## run 1
==> flow/design.v <==
module fpadd_40(x_40,y_40,res_40,clk_40,rst_40);
input [31:0] x_40,y_40;				      
output [31:0] res_40;				 
input clk_40,rst_40;
parameter menw_40=45;             
reg sing_x_40,sing_y_40;	 
reg [7:0] exp_x_40, exp_y_40,exp_res_40;		 
reg [menw_40:0] mes_x_40, mes_y_40,mes_res_40,mes_medi_40;	 
reg zero_40_x,zero_40_y;	
reg signres;		                     
reg [31:0] resout_40;	 
integer int_exp_x,int_exp_y,int_exp_dif_40;	 
integer renorm_40,renorm_400,renorm_401,renorm_402,renorm_403,renorm_404,renorm_405;	 
parameter [menw_40:0] zero_40=0;
integer int_exp_dif_402,int_exp_dif_401,int_exp_dif_404,int_exp_dif_403,int_exp_dif_405,int_exp_dif_406,int_exp_dif_4000,int_exp_dif_400;
reg [menw_40:0] mes_y_402,mes_y_401,mes_y_403,mes_y_404;
reg [menw_40:0] mes_x_402,mes_x_401,mes_x_403,mes_x_404;
reg [menw_40:0] mes_res_401,mes_res_402,mes_res_403,mes_res_404,mes_res_4000,mes_res_400;
reg [7:0] exp_x_402,exp_x_401;
reg [7:0] exp_res_402,exp_res_401,exp_res_403,exp_res_404,exp_res_4000,exp_res_400;
reg sing_x_402,sing_x_401,sing_x_403;
reg sing_y_402,sing_y_401,sing_y_403;
reg signres2,signres1,signres3,signres4,signres5,signres6,signres00,signres0;
assign res_40=resout_40;
always @(*) begin
renorm_40=0;
  zero_40_x = (x_40[30:0]==0)?1:0;
  zero_40_y = (y_40[30:0]==0)?1:0;
  if( y_40[30:0] > x_40[30:0] ) begin
    exp_x_40 = y_40[30:23];
    exp_y_40 = x_40[30:23];
    sing_x_40 = y_40[31];
    sing_y_40 = x_40[31];
    mes_x_40 = (zero_40_y)?0:{ 2'b1, y_40[22:0],zero_40[menw_40:25]};
    mes_y_40 = (zero_40_x)?0:{ 2'b1, x_40[22:0],zero_40[menw_40:25]};
    signres=sing_x_40;
  end else begin
    sing_x_40 = x_40[31];
    sing_y_40 = y_40[31];
    exp_x_40 = x_40[30:23];
    exp_y_40 = y_40[30:23];
    mes_x_40 = (zero_40_x)?0:{ 2'b1, x_40[22:0],zero_40[menw_40:25]};
    mes_y_40 = (zero_40_y)?0:{ 2'b1, y_40[22:0],zero_40[menw_40:25]};
    signres=sing_x_40;
  end
  int_exp_x=exp_x_40;
  int_exp_y=exp_y_40;
  int_exp_dif_40=exp_x_40-exp_y_40;
int_exp_dif_402=int_exp_dif_401;
mes_y_402=mes_y_401;
mes_x_402=mes_x_401;
exp_x_402=exp_x_401;
sing_x_402=sing_x_401;
sing_y_402=sing_y_401;
signres2=signres1;
  if(int_exp_dif_402 > 24) begin
    exp_res_40=exp_x_402;
    mes_res_40=mes_x_402;
  end else begin
    exp_res_40=exp_x_402;
    mes_res_40=0;
    mes_y_402=(int_exp_dif_402[4])?{16'b0,mes_y_402[menw_40:16]}: {mes_y_402};
    mes_y_402=(int_exp_dif_402[3])?{ 8'b0,mes_y_402[menw_40:8 ]}: {mes_y_402};
    mes_y_402=(int_exp_dif_402[2])?{ 4'b0,mes_y_402[menw_40:4 ]}: {mes_y_402};
    mes_y_402=(int_exp_dif_402[1])?{ 2'b0,mes_y_402[menw_40:2 ]}: {mes_y_402};
    mes_y_402=(int_exp_dif_402[0])?{ 1'b0,mes_y_402[menw_40:1 ]}: {mes_y_402};
  end
mes_y_404=mes_y_403;
mes_x_404=mes_x_403;
mes_res_4000=mes_res_400;
exp_res_4000=exp_res_400;
signres00=signres0;
int_exp_dif_4000=int_exp_dif_400;
 if (int_exp_dif_4000 <=24) begin
    if(sing_x_403 == sing_y_403) 
       	mes_res_4000=mes_x_404+mes_y_404;
	 else mes_res_4000=mes_x_404-mes_y_404;
    if(mes_res_4000[menw_40]) begin
      mes_res_4000={1'b0,mes_res_4000[menw_40:1]};
      exp_res_4000=exp_res_4000+1;
    end
  end
mes_res_402=mes_res_401;
int_exp_dif_404=int_exp_dif_403;
signres4=signres3;
exp_res_402=exp_res_401;
renorm_403=renorm_402;
    if(mes_res_402[menw_40-1:menw_40-32]==0) begin 
	renorm_403[5]=1; mes_res_402={ 1'b0,mes_res_402[menw_40-33:0],32'b0 }; 
    end
    if(mes_res_402[menw_40-1:menw_40-16]==0) begin 
	renorm_403[4]=1; mes_res_402={ 1'b0,mes_res_402[menw_40-17:0],16'b0 }; 
    end
    if(mes_res_402[menw_40-1:menw_40-8]==0) begin 
	renorm_403[3]=1; mes_res_402={ 1'b0,mes_res_402[menw_40-9:0], 8'b0 }; 
    end
    if(mes_res_402[menw_40-1:menw_40-4]==0) begin 
	renorm_403[2]=1; mes_res_402={ 1'b0,mes_res_402[menw_40-5:0], 4'b0 }; 
    end
    if(mes_res_402[menw_40-1:menw_40-2]==0) begin 
	renorm_403[1]=1; mes_res_402={ 1'b0,mes_res_402[menw_40-3:0], 2'b0 }; 
    end
    if(mes_res_402[menw_40-1   ]==0) begin 
	renorm_403[0]=1; mes_res_402={ 1'b0,mes_res_402[menw_40-2:0], 1'b0 }; 
    end
mes_res_404=mes_res_403;
signres6=signres5;
renorm_405=renorm_404;
exp_res_404=exp_res_403;
int_exp_dif_406=int_exp_dif_405;
  if (int_exp_dif_406 <=60)
  begin
    if(mes_res_404 != 0) begin
      if(mes_res_404[menw_40-24:0]==0 && mes_res_404[menw_40-24]==1) begin
	if(mes_res_404[menw_40-11]==1) mes_res_404=mes_res_404+{1'b1,zero_40[menw_40-11:0]};
      end else begin
        mes_res_404=mes_res_404;
      end
      exp_res_404=exp_res_404-renorm_405;
      if(mes_res_404[menw_40-1]==0) begin
       exp_res_404=exp_res_404+1;
       mes_res_404={1'b0,mes_res_404[menw_40-1:1]};
      end
    end else begin
      exp_res_404=0;
      signres6=0;
    end
  end
resout_40={signres6,exp_res_404,mes_res_404[menw_40-2:menw_40-24]};
end
always @(posedge clk_40 or posedge rst_40)
begin
	if (rst_40) 
begin
int_exp_dif_401<=0;
mes_x_401<=0;
mes_y_401<= 0;
exp_x_401 <= 0;
sing_x_401<=0;
sing_y_401<=0;
signres1<=0;
renorm_401<=0;
mes_y_403 <= 0;
mes_x_403 <= 0;
sing_x_403 <= 0;
sing_y_403 <= 0;
mes_res_400 <= 0;
renorm_400 <= 0;
signres0 <= 0;
int_exp_dif_400 <= 0;
exp_res_400 <= 0;
mes_res_401 <= 0;
int_exp_dif_403<= 0;
signres3 <= 0;
exp_res_401<= 0;
renorm_402 <= 0;
mes_res_403<=  0;
signres5<= 0;
renorm_404<= 0;
exp_res_403<= 0;
int_exp_dif_405 <= 0;
end
	else begin
	int_exp_dif_401<= int_exp_dif_40;
	mes_x_401<= mes_x_40;
	mes_y_401<= mes_y_40;
	exp_x_401 <= exp_x_40;
	sing_x_401<= sing_x_40;
	sing_y_401<= sing_y_40;
	signres1<= signres;
	renorm_401<= renorm_40;
	mes_y_403 <= mes_y_402;
	mes_x_403 <= mes_x_402;
	sing_x_403 <= sing_x_402;
	sing_y_403 <= sing_y_402;
	mes_res_400 <= mes_res_40;
	renorm_400 <= renorm_401;
	signres0 <= signres2;
	int_exp_dif_400 <= int_exp_dif_402;
	exp_res_400 <= exp_res_40;
	mes_res_401 <= mes_res_4000;
	int_exp_dif_403<= int_exp_dif_4000;
	signres3 <= signres00;
	exp_res_401<= exp_res_4000;
	renorm_402 <= renorm_400;
	mes_res_403 <= mes_res_402;
	signres5 <= signres4;
	renorm_404 <= renorm_403;
	exp_res_403 <= exp_res_402;
	int_exp_dif_405 <= int_exp_dif_404;
	end
end
endmodule
clock: 3.41 ns
lec_check: 0
cap_margin: 20
core_margin: 2
core_utilization: 66
slew_margin: 20
run.sh (not shown) runs the stock make flow with config.mk's settings and CLKGATE_MAP_FILE=.
Run 1 did not finish: a tool error stopped it during global routing (5_1_grt).
Relative to run 1, the following input files were edited for run 2:
- putting CTS_CLUSTER_SIZE at 41 where nothing was set
- swapping 66 for 68 in CORE_UTILIZATION
- swapping 3.41 for 4.3 in the clock period (ns, I/O delays scaled along)
==> comparison <==
- Run 2 ran in full, but the layout does not pass; the checks complain about setup timing.
- Compared with run 1, in run 2 width of the die moved down, post-synthesis async set-or-reset flop share level, synthesized-area fraction occupied by adder cells level.
## Diff of input files: run 3 against run 2
- CORE_UTILIZATION now 40, was 68
- CTS_CLUSTER_SIZE no longer set, was 41
- the clock period (ns, I/O delays scaled along) now 5.0, was 4.3
Findings:
To summarise run 2: no stage aborted, but the layout did not pass its checks, failing on setup timing.
Per the final summary, run 3 finished and its layout is clean on timing, DRC and antenna.
Number of clock buffers in the layout grows by more than 10% when moving from run 2 to run 3.
Row final area: run 3 lower / run 2 higher
Sort run 2 and run 3 by routed length on met2 asc -> top: run 3
Changes observed in run 3 relative to run 2: power dissipated in the clock network moved down; starting utilization of the core area moved down; clock skew level.
> inputs changed (run 3 -> run 4)
- setting CORE_ASPECT_RATIO to 1.46 for the first time
- setting CTS_CLUSTER_DIAMETER to 399 for the first time
- setting CTS_CLUSTER_SIZE to 98 for the first time
- setting ABC_AREA to 1 for the first time
- changing CORE_UTILIZATION from 40 to 72
- setting TNS_END_PERCENT to 10 for the first time
- changing the clock period (ns, I/O delays scaled along) from 5.0 to 2.38
Results
The log for run 4 ends in global routing (5_1_grt) with error GRT-0116, so the run never completed. For the number of buffers inserted to repair setup after CTS, run 4 came in 56 higher than run 3 did. Diff run 3 -> run 4: share of the core filled by cells before placement went up; die area went down; worst setup slack before clock tree synthesis shrank by 2450 ps. Run 3 → run 4: count of unique library cells instantiated by Yosys has decreased, area of the mapped netlist increased by about 6% relative to the old numbers, half-perimeter wire length after placement has increased. Compared with run 3, in run 4 synthesized instance count now sits higher; chip area in the Yosys report now sits higher.
--- input diff run 4..run 5 ---
- CTS_CLUSTER_SIZE removed (was 98)
- TNS_END_PERCENT removed (was 10)
- CORE_UTILIZATION changed from 72 to 21
- ABC_AREA removed (was 1)
- CORE_ASPECT_RATIO removed (was 1.46)
- CTS_CLUSTER_DIAMETER removed (was 399)
- the clock period (ns, I/O delays scaled along) changed from 2.38 to 4.98
### Flow results
- Every stage of the flow completed for run 5, and the final layout passed the timing, DRC and antenna checks.
- Delta (run 5 minus run 4): yosys synthesis chip area moved down; count of pins on the block boundary level; die area moved up.
- Going from run 4 to run 5, and-or/or-and share of the synthesized area has increased; synthesized cell count has decreased; core utilization at floorplan has decreased; count of standard-cell rows has increased.
Inputs modified between run 5 and run 6:
- changing CORE_UTILIZATION from 21 to 40
==> comparison <==
Run 6 closes out successfully: all stages finished, all timing, DRC and antenna checks passed. From run 5 to run 6 the numbers moved as follows: sequential share of layout area picked up an extra 0.89 points; maximum frequency saw a decrease. Looking at count of inserted tapcells across run 6 and run 5, the one that comes out lower is run 6. In the reports for run 6 and run 5, the larger arrival time of the worst setup path belongs to run 6. When run 6 is set beside run 5, its non-clock buffer instance count of the final layout turns out to be 1 larger. Comparing largest net degree at the start of global routing for run 6 and run 5, the smaller number came from run 5.
Power and IR drop assume default switching activity.
